## run A
Design Basys3_Abacus_Top, start of the top module:
 module Basys3_Abacus_Top(
	 input clk,
	 input rst,
    input btnC,
    input btnR,
    input btnU,
    input [15:0] sw,
     output [6:0] seg,
     output dp,
     output [3:0] an,
     output [15:0] led
 );
==> flow/config.mk <==
export PLATFORM = sky130hd
export DESIGN_NAME = Basys3_Abacus_Top
export DESIGN_NICKNAME = Basys3_Abacus_Top
export VERILOG_FILES = /design/flow/design.v
export SDC_FILE = /design/flow/constraint.sdc
export NUM_CORES = 4
export LEC_CHECK = 0
export ABC_AREA = 1
export CAP_MARGIN = 35
export CORE_ASPECT_RATIO = 1.09
export CORE_MARGIN = 2
export CORE_UTILIZATION = 40
export CTS_CLUSTER_SIZE = 90
export PLACE_DENSITY_LB_ADDON = 0.07
export SLEW_MARGIN = 20
==> flow/constraint.sdc <==
create_clock -name core_clock -period 10.0 [get_ports {clk}]
set_input_delay 2.0000 -clock core_clock [delete_from_list [all_inputs] [get_ports {clk}]]
set_output_delay 2.0000 -clock core_clock [all_outputs]
set_load 0.01 [all_outputs]
run.sh (not shown) runs the stock make flow with config.mk's settings and CLKGATE_MAP_FILE=.
--- input diff run A..run B ---
==> flow/config.mk <==
export PLATFORM = sky130hd
export DESIGN_NAME = Basys3_Abacus_Top
export DESIGN_NICKNAME = Basys3_Abacus_Top
export VERILOG_FILES = /design/flow/design.v
export SDC_FILE = /design/flow/constraint.sdc
export NUM_CORES = 4
export LEC_CHECK = 0
export CAP_MARGIN = 20
export CORE_MARGIN = 2
export CORE_UTILIZATION = 70
export CTS_CLUSTER_DIAMETER = 42
export SLEW_MARGIN = 20
==> flow/constraint.sdc <==
create_clock -name core_clock -period 5.11 [get_ports {clk}]
set_input_delay 1.0220 -clock core_clock [delete_from_list [all_inputs] [get_ports {clk}]]
set_output_delay 1.0220 -clock core_clock [all_outputs]
set_load 0.01 [all_outputs]
==> comparison <==
On cell area: run B sits above run A.
What run B reported for peak ir drop on the vdd network has to be multiplied by 0.42 to get the figure for run A.
The share of power burned in the clock network number comes out lower for run A vs run B.
Of run A and run B, only run A finishes the flow clean.
Via count, run B vs run A: up by more than 10%
From run A to run B the numbers moved as follows: area growth from synthesis to final layout picked up an extra 3.9 points; width of the chip went down by about 19%; fraction of synthesized area in multiplexers now larger.
Run B vs run A — mean routed wirelength per cell climbed by more than a quarter
> inputs changed (run B -> run C)
-- flow/config.mk --
<<< run B, line 6
export NUM_CORES = 4
export LEC_CHECK = 0
export CAP_MARGIN = 20
export CORE_MARGIN = 2
export CORE_UTILIZATION = 70
export CTS_CLUSTER_DIAMETER = 42
export SLEW_MARGIN = 20
>>> run C, line 6
export NUM_CORES = 4
export LEC_CHECK = 0
export ABC_AREA = 1
export CAP_MARGIN = 20
export CORE_ASPECT_RATIO = 0.91
export CORE_MARGIN = 2
export CORE_UTILIZATION = 72
export CTS_CLUSTER_DIAMETER = 42
export PLACE_DENSITY = 0.95
export SETUP_SLACK_MARGIN = 0.7
export SLEW_MARGIN = 20
==> flow/constraint.sdc <==
create_clock -name core_clock -period 4.76 [get_ports {clk}]
set_input_delay 0.9520 -clock core_clock [delete_from_list [all_inputs] [get_ports {clk}]]
set_output_delay 0.9520 -clock core_clock [all_outputs]
set_load 0.01 [all_outputs]
--- outcome ---
No stage failed in run C, and the final checks on the layout all came back clean.
First-pass GRT wire length on run C is ahead of run B.
Compared with run B, run C ends up with less cell area.
The core of run C is more densely filled than that of run B.
Input changes introduced in run D (baseline for comparison: run C):
==> flow/config.mk <==
export PLATFORM = sky130hd
export DESIGN_NAME = Basys3_Abacus_Top
export DESIGN_NICKNAME = Basys3_Abacus_Top
export VERILOG_FILES = /design/flow/design.v
export SDC_FILE = /design/flow/constraint.sdc
export NUM_CORES = 4
export LEC_CHECK = 0
export CAP_MARGIN = 20
export CORE_MARGIN = 2
export CORE_UTILIZATION = 58
export SLEW_MARGIN = 20
==> flow/constraint.sdc <==
create_clock -name core_clock -period 3.94 [get_ports {clk}]
set_input_delay 0.7880 -clock core_clock [delete_from_list [all_inputs] [get_ports {clk}]]
set_output_delay 0.7880 -clock core_clock [all_outputs]
set_load 0.01 [all_outputs]
Notes after the runs:
To summarise run D: no stage aborted, but the layout did not pass its checks, failing on negative setup slack.
Yosys stat chip area grows by a few percent when moving from run C to run D.
Re first-iteration DRC count: run C and run D aren't equal, and the lower value belongs to run D.
Note that the half-perimeter wire length of the detailed placement result recorded for run D amounts to 1.2 times the value seen in run C.
| die area | run D vs run C | 0.0066 mm^2 higher |


Basys3_Abacus_Top again, from the RTL that the note above started with.
==> flow/config.mk <==
export PLATFORM = sky130hd
export DESIGN_NAME = Basys3_Abacus_Top
export DESIGN_NICKNAME = Basys3_Abacus_Top
export VERILOG_FILES = /design/flow/design.v
export SDC_FILE = /design/flow/constraint.sdc
export NUM_CORES = 4
export LEC_CHECK = 0
export ABC_AREA = 1
export CAP_MARGIN = 15
export CELL_PAD_IN_SITES_DETAIL_PLACEMENT = 1
export CORE_ASPECT_RATIO = 0.65
export CORE_MARGIN = 2
export CORE_UTILIZATION = 55
export CTS_CLUSTER_SIZE = 31
export MAX_ROUTING_LAYER = met4
export MIN_ROUTING_LAYER = met2
export SETUP_SLACK_MARGIN = 0.31
export SLEW_MARGIN = 20
export TNS_END_PERCENT = 35
==> flow/constraint.sdc <==
create_clock -name core_clock -period 5.5 [get_ports {clk}]
set_input_delay 1.1000 -clock core_clock [delete_from_list [all_inputs] [get_ports {clk}]]
set_output_delay 1.1000 -clock core_clock [all_outputs]
set_load 0.01 [all_outputs]
The first run finished with timing, DRC and antenna clean.
Then changed:
Settings changed: CAP_MARGIN 15 to 20, CELL_PAD_IN_SITES_DETAIL_PLACEMENT 1 to default, CORE_ASPECT_RATIO 0.65 to default, CORE_UTILIZATION 55 to 72, CTS_CLUSTER_SIZE 31 to default, MAX_ROUTING_LAYER met4 to default, MIN_ROUTING_LAYER met2 to default, SETUP_SLACK_MARGIN 0.31 to default, TNS_END_PERCENT 35 to default.
Clock period 5.5 ns to 12.4 ns, I/O delays scaled along.
Outcome: The changed run passed the timing, design-rule and antenna checks; clock skew goes down by 0.0042 ns; first-iteration DRC count goes down by about 80%; non-clock buffer count goes down by 10; utilization goes up by 18 points; wire length goes down by about 30%; area after synthesis is unchanged.
Then changed:
Settings changed: CTS_CLUSTER_DIAMETER from default to 394, CTS_CLUSTER_SIZE from default to 10, PLACE_DENSITY from default to 0.42, SETUP_SLACK_MARGIN from default to 0.45.
Clock period 12.4 ns to 3.88 ns, I/O delays scaled along.
The changed run reached the layout checks and failed them: setup timing.
Wire length goes up by 15%.
Non-clock buffer count goes up by 105.
Sequential cell count stays the same.
Area after synthesis is unchanged.
Total power goes up to 3.1 times its value.
Via count goes up by 7.6%.
Combinational power goes up to 3.6 times its value.
Final cell count goes up by 3.7%.
Final area goes up by about 5.6%.
Then changed:
Settings changed: ABC_AREA 1 to default, CORE_UTILIZATION 72 to 59, CTS_CLUSTER_DIAMETER 394 to default, CTS_CLUSTER_SIZE 10 to default, PLACE_DENSITY 0.42 to default, SETUP_SLACK_MARGIN 0.45 to default.
Clock period 3.88 ns to 6.61 ns, I/O delays scaled along.
After rerunning: Now the flow finished with timing, DRC and antenna clean; maximum frequency drops by 27%; synthesized cell count came out lower by 10%; worst setup slack is better by 1.1 ns; utilization came out lower by 20 points; area after synthesis goes up by 4.7%.


== run 1 ==
Starting RTL as in the previous note.
==> flow/config.mk <==
export PLATFORM = sky130hd
export DESIGN_NAME = Basys3_Abacus_Top
export DESIGN_NICKNAME = Basys3_Abacus_Top
export VERILOG_FILES = /design/flow/design.v
export SDC_FILE = /design/flow/constraint.sdc
export NUM_CORES = 4
export LEC_CHECK = 0
export ABC_AREA = 1
export CAP_MARGIN = 20
export CORE_ASPECT_RATIO = 0.91
export CORE_MARGIN = 2
export CORE_UTILIZATION = 72
export CTS_CLUSTER_DIAMETER = 42
export GPL_ROUTABILITY_DRIVEN = 0
export PLACE_DENSITY = 0.42
export SETUP_SLACK_MARGIN = 0.7
export SLEW_MARGIN = 20
==> flow/constraint.sdc <==
create_clock -name core_clock -period 4.65 [get_ports {clk}]
set_input_delay 0.9300 -clock core_clock [delete_from_list [all_inputs] [get_ports {clk}]]
set_output_delay 0.9300 -clock core_clock [all_outputs]
set_load 0.01 [all_outputs]
Run 1 finished every stage and its layout cleared the timing, design-rule and antenna checks.
### run 1 -> run 2
==> flow/config.mk <==
export PLATFORM = sky130hd
export DESIGN_NAME = Basys3_Abacus_Top
export DESIGN_NICKNAME = Basys3_Abacus_Top
export VERILOG_FILES = /design/flow/design.v
export SDC_FILE = /design/flow/constraint.sdc
export NUM_CORES = 4
export LEC_CHECK = 0
export ABC_AREA = 1
export CAP_MARGIN = 20
export CORE_MARGIN = 2
export CORE_UTILIZATION = 72
export CTS_CLUSTER_DIAMETER = 29
export PLACE_DENSITY_LB_ADDON = 0.26
export SETUP_SLACK_MARGIN = 0.86
export SLEW_MARGIN = 20
==> flow/constraint.sdc <==
create_clock -name core_clock -period 4.87 [get_ports {clk}]
set_input_delay 0.9740 -clock core_clock [delete_from_list [all_inputs] [get_ports {clk}]]
set_output_delay 0.9740 -clock core_clock [all_outputs]
set_load 0.01 [all_outputs]
--- outcome ---
Count of flip-flops and latches came out exactly the same in run 2 and run 1.
From run 1 to run 2 the numbers moved as follows: total detailed-routing wirelength went up 8.4%, cell count after synthesis flat.
Relative to run 2, the following input files were edited for run 3:
-- flow/config.mk --
<<< run 2, line 12
export CTS_CLUSTER_DIAMETER = 29
export PLACE_DENSITY_LB_ADDON = 0.26
export SETUP_SLACK_MARGIN = 0.86
export SLEW_MARGIN = 20
>>> run 3, line 12
export CTS_CLUSTER_DIAMETER = 29
export PLACE_DENSITY_LB_ADDON = 0.26
export SETUP_SLACK_MARGIN = -0.16
export SLEW_MARGIN = 0
==> flow/constraint.sdc <==
create_clock -name core_clock -period 4.02 [get_ports {clk}]
set_input_delay 0.8040 -clock core_clock [delete_from_list [all_inputs] [get_ports {clk}]]
set_output_delay 0.8040 -clock core_clock [all_outputs]
set_load 0.01 [all_outputs]
Results
From run 2 to run 3 the numbers moved as follows: net switching power saw an increase; total power grew by 21%; via count of the routed design moved up. In run 3 the implementation ran to completion but is not tape-out ready, as the final checks report negative setup slack. Taking run 2 as 1.0, run 3 lands at 1.05 on routed wire length. Summary of run 3 over run 2: post-cts hold buffer count flat; clock network fraction of total power down 0.3 points; area growth from synthesis to layout up 1.4 points.


Starting RTL as in the previous note.
make LEC_CHECK=0 ABC_AREA=1 CAP_MARGIN=15 CELL_PAD_IN_SITES_DETAIL_PLACEMENT=1 CELL_PAD_IN_SITES_GLOBAL_PLACEMENT=2 CORE_ASPECT_RATIO=0.65 CORE_MARGIN=2 CORE_UTILIZATION=55 CTS_CLUSTER_SIZE=31 HOLD_SLACK_MARGIN=-0.05 MAX_ROUTING_LAYER=met4 MIN_ROUTING_LAYER=met2 SETUP_SLACK_MARGIN=0.31 SLEW_MARGIN=40 TNS_END_PERCENT=35 finish   # period 5.5 ns
The first run ended with an error in 3_1_place_gp_skip_io on GPL-0301.
Then changed:
Settings changed: ABC_AREA 1 to not set, CAP_MARGIN 15 to 20, CELL_PAD_IN_SITES_DETAIL_PLACEMENT 1 to not set, CELL_PAD_IN_SITES_GLOBAL_PLACEMENT 2 to not set, CORE_ASPECT_RATIO 0.65 to not set, CORE_UTILIZATION 55 to 67, CTS_CLUSTER_SIZE 31 to 15, HOLD_SLACK_MARGIN -0.05 to not set, MAX_ROUTING_LAYER met4 to not set, MIN_ROUTING_LAYER met2 to not set, SETUP_SLACK_MARGIN 0.31 to not set, SLEW_MARGIN 40 to 20, TNS_END_PERCENT 35 to not set.
Clock period 5.5 ns to 5.25 ns, I/O delays scaled along.
With this change the flow reached the layout checks and failed them: negative setup slack.
Die size goes down by 14%.
Synthesized cell count goes down by 10%.
Synthesized area goes up by 4.7%.
Then changed:
Settings changed: CORE_UTILIZATION 67 to 70, CTS_CLUSTER_DIAMETER set to 29, CTS_CLUSTER_SIZE 15 to not set.
Clock period 5.25 ns to 5.17 ns, I/O delays scaled along.
Effect:
- The changed run completed, yet does not pass: negative setup slack
- worst setup slack got worse by 0.075 ns
- sequential share of layout area drops by 1.5 points
- clock-buffer cell count increases by 35
- combinational power stays flat
- design area climbs by 6.2%
- via count climbs by 7.9%
- worst hold slack is about the same
- synthesized cell count is unchanged
- die size falls by 4.2%
- final cell count rises by 1.4%
- clock power came out higher by 94%
Then changed:
Settings changed: CORE_UTILIZATION 70 to 68, CTS_CLUSTER_DIAMETER 29 to not set, CTS_CLUSTER_SIZE set to 87, HOLD_SLACK_MARGIN set to -0.1, TNS_END_PERCENT set to 5.
Clock period 5.17 ns to 8.28 ns, I/O delays scaled along.
After rerunning: The new run went through all stages and came out clean; count of clock-buffer cells in the layout went down by 42; worst setup slack gets better by 2.1 ns; register-to-register slack gains 2.1 ns; clock power goes down by 62%.


build 2:
Starting RTL as in the previous note.
make LEC_CHECK=0 CAP_MARGIN=10 CELL_PAD_IN_SITES_DETAIL_PLACEMENT=2 CORE_MARGIN=6 CORE_UTILIZATION=18 CTS_CLUSTER_DIAMETER=251 SLEW_MARGIN=20 finish   # period 7.02 ns
Build 2 was carried through to the last stage, and its layout satisfied the timing, design-rule and antenna checks.
### build 2 -> build 98
==> flow/config.mk <==
export PLATFORM = sky130hd
export DESIGN_NAME = Basys3_Abacus_Top
export DESIGN_NICKNAME = Basys3_Abacus_Top
export VERILOG_FILES = /design/flow/design.v
export SDC_FILE = /design/flow/constraint.sdc
export NUM_CORES = 4
export LEC_CHECK = 0
export ABC_AREA = 1
export CAP_MARGIN = 20
export CORE_MARGIN = 2
export CORE_UTILIZATION = 70
export CTS_CLUSTER_DIAMETER = 42
export SETUP_SLACK_MARGIN = 0.7
export SLEW_MARGIN = 20
==> flow/constraint.sdc <==
create_clock -name core_clock -period 4.76 [get_ports {clk}]
set_input_delay 0.9520 -clock core_clock [delete_from_list [all_inputs] [get_ports {clk}]]
set_output_delay 0.9520 -clock core_clock [all_outputs]
set_load 0.01 [all_outputs]
--- outcome ---
In summary, build 98 completed successfully, with a layout that passed the timing, design-rule and antenna checks.
Build 2 has a higher post-layout period usage of the worst path than build 98.
Build 2 has a higher mean area per synthesized cell than build 98.
Build 98 against build 2: routed length per instance fell about 28%; worst hold-check slack saw a decrease; pin count of the biggest net entering global routing shrank by 33%; total routed wire length on the met1 layer shows a reduction of 8600 um.
Changes in build 40 relative to build 98:
==> flow/config.mk <==
export PLATFORM = sky130hd
export DESIGN_NAME = Basys3_Abacus_Top
export DESIGN_NICKNAME = Basys3_Abacus_Top
export VERILOG_FILES = /design/flow/design.v
export SDC_FILE = /design/flow/constraint.sdc
export NUM_CORES = 4
export LEC_CHECK = 0
export CAP_MARGIN = 20
export CORE_MARGIN = 2
export CORE_UTILIZATION = 70
export CTS_CLUSTER_SIZE = 87
export HOLD_SLACK_MARGIN = -0.1
export SLEW_MARGIN = 20
==> flow/constraint.sdc <==
create_clock -name core_clock -period 8.28 [get_ports {clk}]
set_input_delay 1.6560 -clock core_clock [delete_from_list [all_inputs] [get_ports {clk}]]
set_output_delay 1.6560 -clock core_clock [all_outputs]
set_load 0.01 [all_outputs]
Findings:
Build 40 vs. build 98: first-iteration DRC count increased by 537 relative to the old numbers; critical path depth increased by 7.1% relative to the old numbers; overall routing resource usage increased by 1.3 points relative to the old numbers; sequential portion of the cell area increased by 0.58 points relative to the old numbers.
On non-clock buffer count: between build 98 and build 40, it ends up lower for build 40.
Area overhead of the layout relative to synthesis ends up higher on build 98.
Half-perimeter wire length after placement: build 40 > build 98


Starting RTL as in the previous note.
Design Basys3_Abacus_Top, start of the top module:
 module Basys3_Abacus_Top(
	 input clk,
	 input rst,
    input btnC,
    input btnR,
    input btnU,
    input [15:0] sw,
     output [6:0] seg,
     output dp,
     output [3:0] an,
     output [15:0] led
 );
clock: 10.0 ns
lec_check: 0
cap_margin: 20
cell_pad_in_sites_global_placement: 1
core_margin: 4
core_utilization: 40
cts_cluster_size: 72
setup_slack_margin: -0.6
slew_margin: 20
tns_end_percent: 35
Next try:
==> flow/config.mk (replaced) <==
export PLATFORM = sky130hd
export DESIGN_NAME = Basys3_Abacus_Top
export DESIGN_NICKNAME = Basys3_Abacus_Top
export VERILOG_FILES = /design/flow/design.v
export SDC_FILE = /design/flow/constraint.sdc
export NUM_CORES = 4
export LEC_CHECK = 0
export CAP_MARGIN = 20
export CORE_MARGIN = 2
export CORE_UTILIZATION = 59
export SETUP_SLACK_MARGIN = -0.8
export SLEW_MARGIN = 20
==> flow/constraint.sdc (replaced) <==
create_clock -name core_clock -period 8.14 [get_ports {clk}]
set_input_delay 1.6280 -clock core_clock [delete_from_list [all_inputs] [get_ports {clk}]]
set_output_delay 1.6280 -clock core_clock [all_outputs]
set_load 0.01 [all_outputs]
The changed run produced a clean layout.
Power increases by 22%.
Maximum frequency goes up by 0.45%.
Design area drops by 1.4%.
Routed wire length goes down by 8.3%.
Flip-flop count does not change.
Global-route usage went up by 7.1 points.
Synthesized area stays the same.
Non-clock buffer count is lower by 2.
Synthesized cell count is unchanged.
Setup slack gets worse by 1.8 ns.
Power is estimated from default activity; no workload was simulated.
